job 4731:
// my_chip
module my_chip (
    input logic [11:0] io_in,  
    output logic [11:0] io_out,  
    input logic clock,
    input logic reset  
);
clock: 12.0 ns
lec_check: 0
cap_margin: 10
cell_pad_in_sites_detail_placement: 1
cell_pad_in_sites_global_placement: 1
core_aspect_ratio: 0.82
core_margin: 3
core_utilization: 40
cts_cluster_diameter: 131
gpl_routability_driven: 1
gpl_timing_driven: 1
min_routing_layer: met1
slew_margin: 25
tns_end_percent: 95
run.sh (not shown) runs the stock make flow with config.mk's settings and CLKGATE_MAP_FILE=.
Job 4731 went all the way through the flow, and no timing, DRC or antenna check failed.
Setup changes, job 4731 to job 1752
# job 4731
export LEC_CHECK = 0
export CAP_MARGIN = 10
export CELL_PAD_IN_SITES_DETAIL_PLACEMENT = 1
export CELL_PAD_IN_SITES_GLOBAL_PLACEMENT = 1
export CORE_ASPECT_RATIO = 0.82
export CORE_MARGIN = 3
export CORE_UTILIZATION = 40
export CTS_CLUSTER_DIAMETER = 131
export GPL_ROUTABILITY_DRIVEN = 1
export GPL_TIMING_DRIVEN = 1
export MIN_ROUTING_LAYER = met1
export SLEW_MARGIN = 25
export TNS_END_PERCENT = 95
create_clock -name core_clock -period 12.0 [get_ports {clock}]
# job 1752
export LEC_CHECK = 0
export ABC_AREA = 1
export CAP_MARGIN = 20
export CORE_MARGIN = 2
export CORE_UTILIZATION = 72
export CTS_CLUSTER_SIZE = 96
export PLACE_DENSITY_LB_ADDON = 0.02
export SETUP_SLACK_MARGIN = 0.56
export SLEW_MARGIN = 20
create_clock -name core_clock -period 1.86 [get_ports {clock}]
Notes after the runs:
Flow for job 1752 halted at clock tree synthesis, error code DPL-0033.
Sort job 1752 and job 4731 by starting density of the core, descending, and job 1752 comes first.
Job 4731 -> job 1752: chip area in the Yosys report flat
Measured against each other, job 1752 and job 4731 differ in parity-gate share of the synthesized area counting xor and xnor cells, the lower figure coming from job 1752.
In the reports for job 1752 and job 4731, the larger die area belongs to job 4731.
Looking at placement-stage cell area across job 1752 and job 4731, the one that comes out lower is job 4731.
On post-synthesis cell area, job 1752 and job 4731 are basically level.
Job 1752 vs job 4731: synthesized cell count up by more than 10%
Input changes introduced in job 7075 (baseline for comparison: job 1752):
# job 1752
export LEC_CHECK = 0
export ABC_AREA = 1
export CAP_MARGIN = 20
export CORE_MARGIN = 2
export CORE_UTILIZATION = 72
export CTS_CLUSTER_SIZE = 96
export PLACE_DENSITY_LB_ADDON = 0.02
export SETUP_SLACK_MARGIN = 0.56
export SLEW_MARGIN = 20
create_clock -name core_clock -period 1.86 [get_ports {clock}]
# job 7075
export LEC_CHECK = 0
export CAP_MARGIN = 20
export CORE_MARGIN = 2
export CORE_UTILIZATION = 72
export SLEW_MARGIN = 20
create_clock -name core_clock -period 7.74 [get_ports {clock}]
Notes after the runs:
Sort job 1752 and job 7075 by area share of xor/xnor cells in the synthesized design, descending, and job 7075 comes first.
For total standard cell area after synthesis, job 1752 and job 7075 come out practically identical.
Between job 7075 and job 1752, the starting utilization of the core area does not differ in any meaningful way.
Job 7075 vs. job 1752: number of placed cells counting well taps saw a decrease, share of cell area taken by muxes after synthesis saw an increase.
Job 7075: no failed stages, no open violations at the end

* * *

Starting RTL as in the previous note.
make LEC_CHECK=0 ABC_AREA=1 CAP_MARGIN=5 CELL_PAD_IN_SITES_GLOBAL_PLACEMENT=0 CORE_MARGIN=2 CORE_UTILIZATION=72 CTS_CLUSTER_DIAMETER=25 MAX_ROUTING_LAYER=met4 PLACE_DENSITY=0.64 SETUP_SLACK_MARGIN=1.49 SLEW_MARGIN=0 finish   # period 5.83 ns
The starting point did not get past 5_1_grt on GRT-0116.
Rerun with:
Settings changed: CTS_CLUSTER_DIAMETER 25 to unset, SETUP_SLACK_MARGIN 1.49 to unset, SLEW_MARGIN 0 to 40.
=> Now the flow ran to the end with violations: negative setup slack. Die size stays the same. Synthesized area does not change. Synthesized cell count is unchanged.
Rerun with:
Settings changed: CTS_CLUSTER_DIAMETER set to 27, SETUP_SLACK_MARGIN set to 1.44, TNS_END_PERCENT set to 5.
What happened: The new run died in 5_1_grt, error GRT-0232; die size does not change; synthesized cell count stays the same; area after synthesis does not change.
Rerun with:
Settings changed: ABC_AREA 1 to unset, CAP_MARGIN 5 to 20, CELL_PAD_IN_SITES_GLOBAL_PLACEMENT 0 to unset, CORE_UTILIZATION 72 to 57, CTS_CLUSTER_DIAMETER 27 to unset, MAX_ROUTING_LAYER met4 to unset, PLACE_DENSITY 0.64 to unset, SETUP_SLACK_MARGIN 1.44 to unset, SLEW_MARGIN 40 to 20, TNS_END_PERCENT 5 to unset.
Clock period 5.83 ns to 6.06 ns, I/O delays scaled along.
After rerunning: This time the run finished but failed the layout checks on negative setup slack. Die size is higher by 25%. Synthesized area barely changes. Synthesized cell count shrinks by 18%.
Rerun with:
Settings changed: CORE_UTILIZATION 57 to 72, SETUP_SLACK_MARGIN set to -0.49.
Clock period 6.06 ns to 6.18 ns, I/O delays scaled along.
=>
- The changed run finished but failed the layout checks on negative setup slack
- worst setup slack improved by 0.019 ns
- die area went down by about a fifth
- final cell count decreases by a few percent

* * *

my_chip again, from the RTL that the note above started with.
Settings: LEC_CHECK=0, CAP_MARGIN=0, CORE_MARGIN=9, CORE_UTILIZATION=35, GPL_TIMING_DRIVEN=0, MIN_ROUTING_LAYER=met2, PLACE_DENSITY_LB_ADDON=0.05, SETUP_SLACK_MARGIN=1.84, SLEW_MARGIN=20; clock period 13.2 ns.
Then changed:
==> flow/config.mk (replaced) <==
export PLATFORM = sky130hd
export DESIGN_NAME = my_chip
export DESIGN_NICKNAME = my_chip
export VERILOG_FILES = /design/flow/design.v
export SDC_FILE = /design/flow/constraint.sdc
export NUM_CORES = 4
export LEC_CHECK = 0
export ABC_AREA = 1
export CAP_MARGIN = 20
export CORE_MARGIN = 2
export CORE_UTILIZATION = 72
export PLACE_DENSITY = 0.8
export SETUP_SLACK_MARGIN = -0.37
export SLEW_MARGIN = 20
==> flow/constraint.sdc (replaced) <==
create_clock -name core_clock -period 5.25 [get_ports {clock}]
set_input_delay 1.0500 -clock core_clock [delete_from_list [all_inputs] [get_ports {clock}]]
set_output_delay 1.0500 -clock core_clock [all_outputs]
set_load 0.01 [all_outputs]
Effect:
- This time the run finished but fails on negative setup slack
- via count went down by a little under a tenth
- non-clock buffer count went down by 126
- clock skew is about the same
- die size went down by well over a third
- register-to-register slack gets worse by 4.0 ns
Then changed:
--- a/flow/config.mk
+++ b/flow/config.mk
@@ -7,8 +7,6 @@
 export LEC_CHECK = 0
-export ABC_AREA = 1
 export CAP_MARGIN = 20
 export CORE_MARGIN = 2
-export CORE_UTILIZATION = 72
-export PLACE_DENSITY = 0.8
-export SETUP_SLACK_MARGIN = -0.37
+export CORE_UTILIZATION = 64
+export SETUP_SLACK_MARGIN = 1.94
 export SLEW_MARGIN = 20
==> flow/constraint.sdc (replaced) <==
create_clock -name core_clock -period 7.0 [get_ports {clock}]
set_input_delay 1.4000 -clock core_clock [delete_from_list [all_inputs] [get_ports {clock}]]
set_output_delay 1.4000 -clock core_clock [all_outputs]
set_load 0.01 [all_outputs]
Result:
- With this change the flow went through all stages and came out clean
- core utilization fell by 7.0 points
- total power goes down by 32%
- wire length came out lower by 22%
- first-iteration DRC count falls by 62%
- final cell count drops by 14%
Then changed:
--- a/flow/config.mk
+++ b/flow/config.mk
@@ -7,6 +7,10 @@
 export LEC_CHECK = 0
+export ABC_AREA = 1
 export CAP_MARGIN = 20
 export CORE_MARGIN = 2
-export CORE_UTILIZATION = 64
-export SETUP_SLACK_MARGIN = 1.94
+export CORE_UTILIZATION = 72
+export CTS_CLUSTER_DIAMETER = 28
+export CTS_CLUSTER_SIZE = 47
+export PLACE_DENSITY_LB_ADDON = 0.22
+export SETUP_SLACK_MARGIN = -0.07
 export SLEW_MARGIN = 20
==> flow/constraint.sdc (replaced) <==
create_clock -name core_clock -period 5.53 [get_ports {clock}]
set_input_delay 1.1060 -clock core_clock [delete_from_list [all_inputs] [get_ports {clock}]]
set_output_delay 1.1060 -clock core_clock [all_outputs]
set_load 0.01 [all_outputs]
After rerunning: This time the run failed in global routing (5_1_grt). Area after synthesis hardly moves. Die size fell by 11%. Synthesized cell count goes up by 21%.

* * *

my_chip again, from the RTL that the note above started with.
Settings: LEC_CHECK=0, CAP_MARGIN=10, CORE_MARGIN=2, CORE_UTILIZATION=40, CTS_CLUSTER_DIAMETER=230, GPL_ROUTABILITY_DRIVEN=0, GPL_TIMING_DRIVEN=0, SLEW_MARGIN=35; clock period 12.0 ns.
Edit:
==> flow/config.mk (replaced) <==
export PLATFORM = sky130hd
export DESIGN_NAME = my_chip
export DESIGN_NICKNAME = my_chip
export VERILOG_FILES = /design/flow/design.v
export SDC_FILE = /design/flow/constraint.sdc
export NUM_CORES = 4
export LEC_CHECK = 0
export CAP_MARGIN = 20
export CORE_MARGIN = 2
export CORE_UTILIZATION = 66
export SETUP_SLACK_MARGIN = 1.98
export SLEW_MARGIN = 20
==> flow/constraint.sdc (replaced) <==
create_clock -name core_clock -period 7.72 [get_ports {clock}]
set_input_delay 1.5440 -clock core_clock [delete_from_list [all_inputs] [get_ports {clock}]]
set_output_delay 1.5440 -clock core_clock [all_outputs]
set_load 0.01 [all_outputs]
The new run finished clean.
Synthesized area does not change.
Worst setup slack gets worse by 1.5 ns.
Final cell count came out lower by 12%.
Power grows by 77%.
Global-route usage went up by 11 points.
Edit:
--- a/flow/config.mk
+++ b/flow/config.mk
@@ -9,4 +9,4 @@
 export CORE_MARGIN = 2
-export CORE_UTILIZATION = 66
-export SETUP_SLACK_MARGIN = 1.98
+export CORE_UTILIZATION = 72
+export CTS_CLUSTER_SIZE = 31
 export SLEW_MARGIN = 20
==> flow/constraint.sdc (replaced) <==
create_clock -name core_clock -period 8.57 [get_ports {clock}]
set_input_delay 1.7140 -clock core_clock [delete_from_list [all_inputs] [get_ports {clock}]]
set_output_delay 1.7140 -clock core_clock [all_outputs]
set_load 0.01 [all_outputs]
What happened: The changed run finished clean; total power drops by a quarter to a third; wire length went down by a few percent; die size goes down by a little under a tenth; clock-buffer cell count came out lower by 8; first-iteration DRC count fell by roughly a tenth; utilization came out higher by 3.1 points.

* * *

my_chip again, from the RTL that the note above started with.
clock: 9.41 ns
lec_check: 0
cap_margin: 20
core_margin: 2
core_utilization: 53
slew_margin: 20
Change:
ABC_AREA = 1   (was not set)
CORE_UTILIZATION = 72   (was 53)
CTS_CLUSTER_DIAMETER = 400   (was not set)
CTS_CLUSTER_SIZE = 15   (was not set)
PLACE_DENSITY = 0.8   (was not set)
SETUP_SLACK_MARGIN = 0.71   (was not set)
clock period = 5.25 ns   (was 9.41 ns; I/O delays follow)
Outcome: This time the run completed, yet does not pass: setup timing. Setup slack degrades by 2.2 ns. Die area fell by 26%. Cell count came out higher by about 16%. Synthesized cell count goes up by about 21%. Cell area rose by about 1.9%. Wire length increases by 32%. Fmax grows by 30%. Via count is higher by 35%. Critical path depth grows by 1. Area after synthesis barely changes. Flip-flop count is unchanged.
Change:
ABC_AREA = not set   (was 1)
CORE_UTILIZATION = 40   (was 72)
CTS_CLUSTER_DIAMETER = not set   (was 400)
CTS_CLUSTER_SIZE = not set   (was 15)
PLACE_DENSITY = not set   (was 0.8)
SETUP_SLACK_MARGIN = not set   (was 0.71)
clock period = 9.41 ns   (was 5.25 ns; I/O delays follow)
Now the flow produced a clean layout. Flip-flop count stays the same. Worst hold slack gains 0.0035 ns. Final area fell slightly.
Change:
ABC_AREA = 1   (was not set)
CORE_UTILIZATION = 72   (was 40)
CTS_CLUSTER_SIZE = 74   (was not set)
PLACE_DENSITY = 0.35   (was not set)
SETUP_SLACK_MARGIN = 1.68   (was not set)
clock period = 5.65 ns   (was 9.41 ns; I/O delays follow)
This time the run never finished: it broke off in 5_1_grt with ODB-0269. Die size drops by 44%. Area after synthesis barely changes. Synthesized cell count climbs by 21%.
Change:
CTS_CLUSTER_DIAMETER = 61   (was not set)
CTS_CLUSTER_SIZE = 10   (was 74)
HOLD_SLACK_MARGIN = 0.28   (was not set)
PLACE_DENSITY = not set   (was 0.35)
PLACE_DENSITY_LB_ADDON = 0.02   (was not set)
SETUP_SLACK_MARGIN = 0.56   (was 1.68)
clock period = 1.86 ns   (was 5.65 ns; I/O delays follow)
Effect:
- The new run died in 4_1_cts (DPL-0038)
- area after synthesis does not change
- die size is unchanged
- synthesized cell count is unchanged
Change:
CORE_ASPECT_RATIO = 1.71   (was not set)
CTS_CLUSTER_DIAMETER = 29   (was 61)
CTS_CLUSTER_SIZE = 74   (was 10)
HOLD_SLACK_MARGIN = not set   (was 0.28)
PLACE_DENSITY_LB_ADDON = 0.27   (was 0.02)
SETUP_SLACK_MARGIN = not set   (was 0.56)
clock period = 5.41 ns   (was 1.86 ns; I/O delays follow)
The new run finished with capacitance limit, slew limit, setup timing left.
Area after synthesis does not change.
Die area stays flat.
Synthesized cell count is unchanged.
No activity file was given, so power comes from the tool's default toggle rates.
